## job 4743
==> flow/design.v (excerpt) <==
module color_centroid
  (
    input         clk,
    input         rst,           
    input  [2:0]  rgbfilter,     
    input         new_frame_i,   
    output [14:0] orig_addr,
    input  [11:0] orig_pxl,
    output        proc_we,
    output [14:0] proc_addr,
    output [11:0] proc_pxl,
    output [7:0]  centroid,
    output        new_centroid,
    output [2:0]  proximity
  );
  localparam c_img_cols      = 160;
  localparam c_img_rows      = 120;
  localparam c_img_pxls      = c_img_cols * c_img_rows;
  localparam c_nb_img_cols   = 8;
  localparam c_nb_img_rows   = 7;
  localparam c_nb_img_pxls   = 15;
  localparam c_outframe_cols = 16;
  localparam c_outframe_rows = 8;
  localparam c_inframe_cols  = c_img_cols-2*c_outframe_cols;  
  localparam c_inframe_rows  = c_img_rows-2*c_outframe_rows;  
  localparam c_inframe_pxls  = c_inframe_cols * c_inframe_rows;  
  localparam c_nb_inframe_pxls = 14;
  localparam c_hist_bins     = 8;
  localparam c_nb_hist_bins  = 3;
  localparam c_nb_hist_val   = 11;
  localparam c_nb_centroid   = 8;
  localparam c_nb_prox       = 3;
  localparam c_nb_buf_red    = 4;
  localparam c_nb_buf_green  = 4;
  localparam c_nb_buf_blue   = 4;
  localparam c_nb_buf        = 12;
  wire [c_nb_hist_val-1:0] colorpxls_bin0;
  wire [c_nb_hist_val-1:0] colorpxls_bin7;
  wire [c_nb_inframe_pxls-1:0] colorpxls;
  wire [c_nb_inframe_pxls-2:0] colorpxls_left;
  wire [c_nb_inframe_pxls-2:0] colorpxls_rght;
  wire [c_nb_inframe_pxls-2:0] colorpxls_bin012;
  wire [c_nb_inframe_pxls-2:0] colorpxls_bin567;
  wire [c_nb_inframe_pxls-2:0] colorpxls_bin01;
  wire [c_nb_inframe_pxls-2:0] colorpxls_bin67;
  wire new_frame_proc;
  ...
Settings: LEC_CHECK=0, CAP_MARGIN=0, CORE_ASPECT_RATIO=1.04, CORE_MARGIN=2, CORE_UTILIZATION=72, HOLD_SLACK_MARGIN=-0.05, MIN_ROUTING_LAYER=met1, PLACE_DENSITY=0.63, SETUP_SLACK_MARGIN=-0.25, SLEW_MARGIN=40; clock period 3.17 ns.
run.sh (not shown) runs the stock make flow with config.mk's settings and CLKGATE_MAP_FILE=.
The final report for job 4743 shows a completed flow and a layout that fails verification, specifically negative setup slack.
Relative to job 4743, the following input files were edited for job 3789:
# job 4743
export LEC_CHECK = 0
export CAP_MARGIN = 0
export CORE_ASPECT_RATIO = 1.04
export CORE_MARGIN = 2
export CORE_UTILIZATION = 72
export HOLD_SLACK_MARGIN = -0.05
export MIN_ROUTING_LAYER = met1
export PLACE_DENSITY = 0.63
export SETUP_SLACK_MARGIN = -0.25
export SLEW_MARGIN = 40
create_clock -name core_clock -period 3.17 [get_ports {clk}]
# job 3789
export LEC_CHECK = 0
export CAP_MARGIN = 0
export CORE_MARGIN = 2
export CORE_UTILIZATION = 40
export MAX_ROUTING_LAYER = met4
export SLEW_MARGIN = 20
create_clock -name core_clock -period 10.0 [get_ports {clk}]
==> results <==
Job 3789 finished every step from synthesis to the final layout, and the layout passed the timing, design-rule and antenna checks.
Diff job 4743 -> job 3789: setup slack after layout increased by 5650 ps relative to the old numbers, met3 layer wire length in the routed design moved down, cell resize tally after clock tree synthesis fell 17.
When the final numbers for job 3789 and job 4743 were put side by side, the global-route met2 utilization turned out to be smaller in job 3789.
## Diff of input files: job 7994 against job 3789
# job 3789
export LEC_CHECK = 0
export CAP_MARGIN = 0
export CORE_MARGIN = 2
export CORE_UTILIZATION = 40
export MAX_ROUTING_LAYER = met4
export SLEW_MARGIN = 20
create_clock -name core_clock -period 10.0 [get_ports {clk}]
# job 7994
export LEC_CHECK = 0
export ABC_AREA = 0
export CAP_MARGIN = 15
export CORE_ASPECT_RATIO = 1.38
export CORE_MARGIN = 5
export CORE_UTILIZATION = 54
export CTS_CLUSTER_DIAMETER = 100
export GPL_TIMING_DRIVEN = 1
export MAX_ROUTING_LAYER = met5
export PLACE_DENSITY_LB_ADDON = 0.17
export SETUP_SLACK_MARGIN = 2.98
export SLEW_MARGIN = 10
export TNS_END_PERCENT = 95
create_clock -name core_clock -period 10.0 [get_ports {clk}]
[summary]
- The flow did not stop early for job 7994: all stages ran, and the layout cleared the timing, design-rule and antenna checks.
- On overall power: job 7994 sits below job 3789.
- Looking only at worst setup slack for register-to-register paths, and setting everything else aside, the lower value of job 3789 and job 7994 goes to job 7994.
- Job 3789 -> job 7994: proportion of final cell area spent on non-clock buffers flat
- Of the two candidates, job 3789 has the better worst setup slack after layout and job 7994 the worse one.
- Final cell count without fillers shrinks by a few percent when moving from job 3789 to job 7994.
- Compare job 3789 and job 7994 | total power density per cell area lower: job 7994
- Changes observed in job 7994 relative to job 3789: clock share of power went down by 0.4 points, die area has decreased.
--- input diff job 7994..job 8011 ---
# job 7994
export LEC_CHECK = 0
export ABC_AREA = 0
export CAP_MARGIN = 15
export CORE_ASPECT_RATIO = 1.38
export CORE_MARGIN = 5
export CORE_UTILIZATION = 54
export CTS_CLUSTER_DIAMETER = 100
export GPL_TIMING_DRIVEN = 1
export MAX_ROUTING_LAYER = met5
export PLACE_DENSITY_LB_ADDON = 0.17
export SETUP_SLACK_MARGIN = 2.98
export SLEW_MARGIN = 10
export TNS_END_PERCENT = 95
create_clock -name core_clock -period 10.0 [get_ports {clk}]
# job 8011
export LEC_CHECK = 0
export CAP_MARGIN = 20
export CORE_MARGIN = 2
export CORE_UTILIZATION = 57
export SLEW_MARGIN = 20
create_clock -name core_clock -period 2.95 [get_ports {clk}]
### Flow results
Nothing crashed in job 8011 and all stages finished; the problem is that the final layout failed, the offending checks being negative setup slack. What job 8011 reported for met1 wire length has to be multiplied by 0.855 to get the figure for job 7994. Going from job 7994 to job 8011, count of non-filler cells in the finished layout +164; wire length rose about 8%; net switching fraction of the power shows an increase of 0.76 points; post-layout utilization of the core moved up. Job 7994 → job 8011: share of total power in the clock network decreased 1.4 points; detailed-placement wirelength estimate increased 3.9 mm; combinational-cell power consumption increased about 330%; mux share of post-synthesis cell area essentially unchanged; clock period minus worst slack decreased 1420 ps.
Power is estimated from default activity; no workload was simulated.
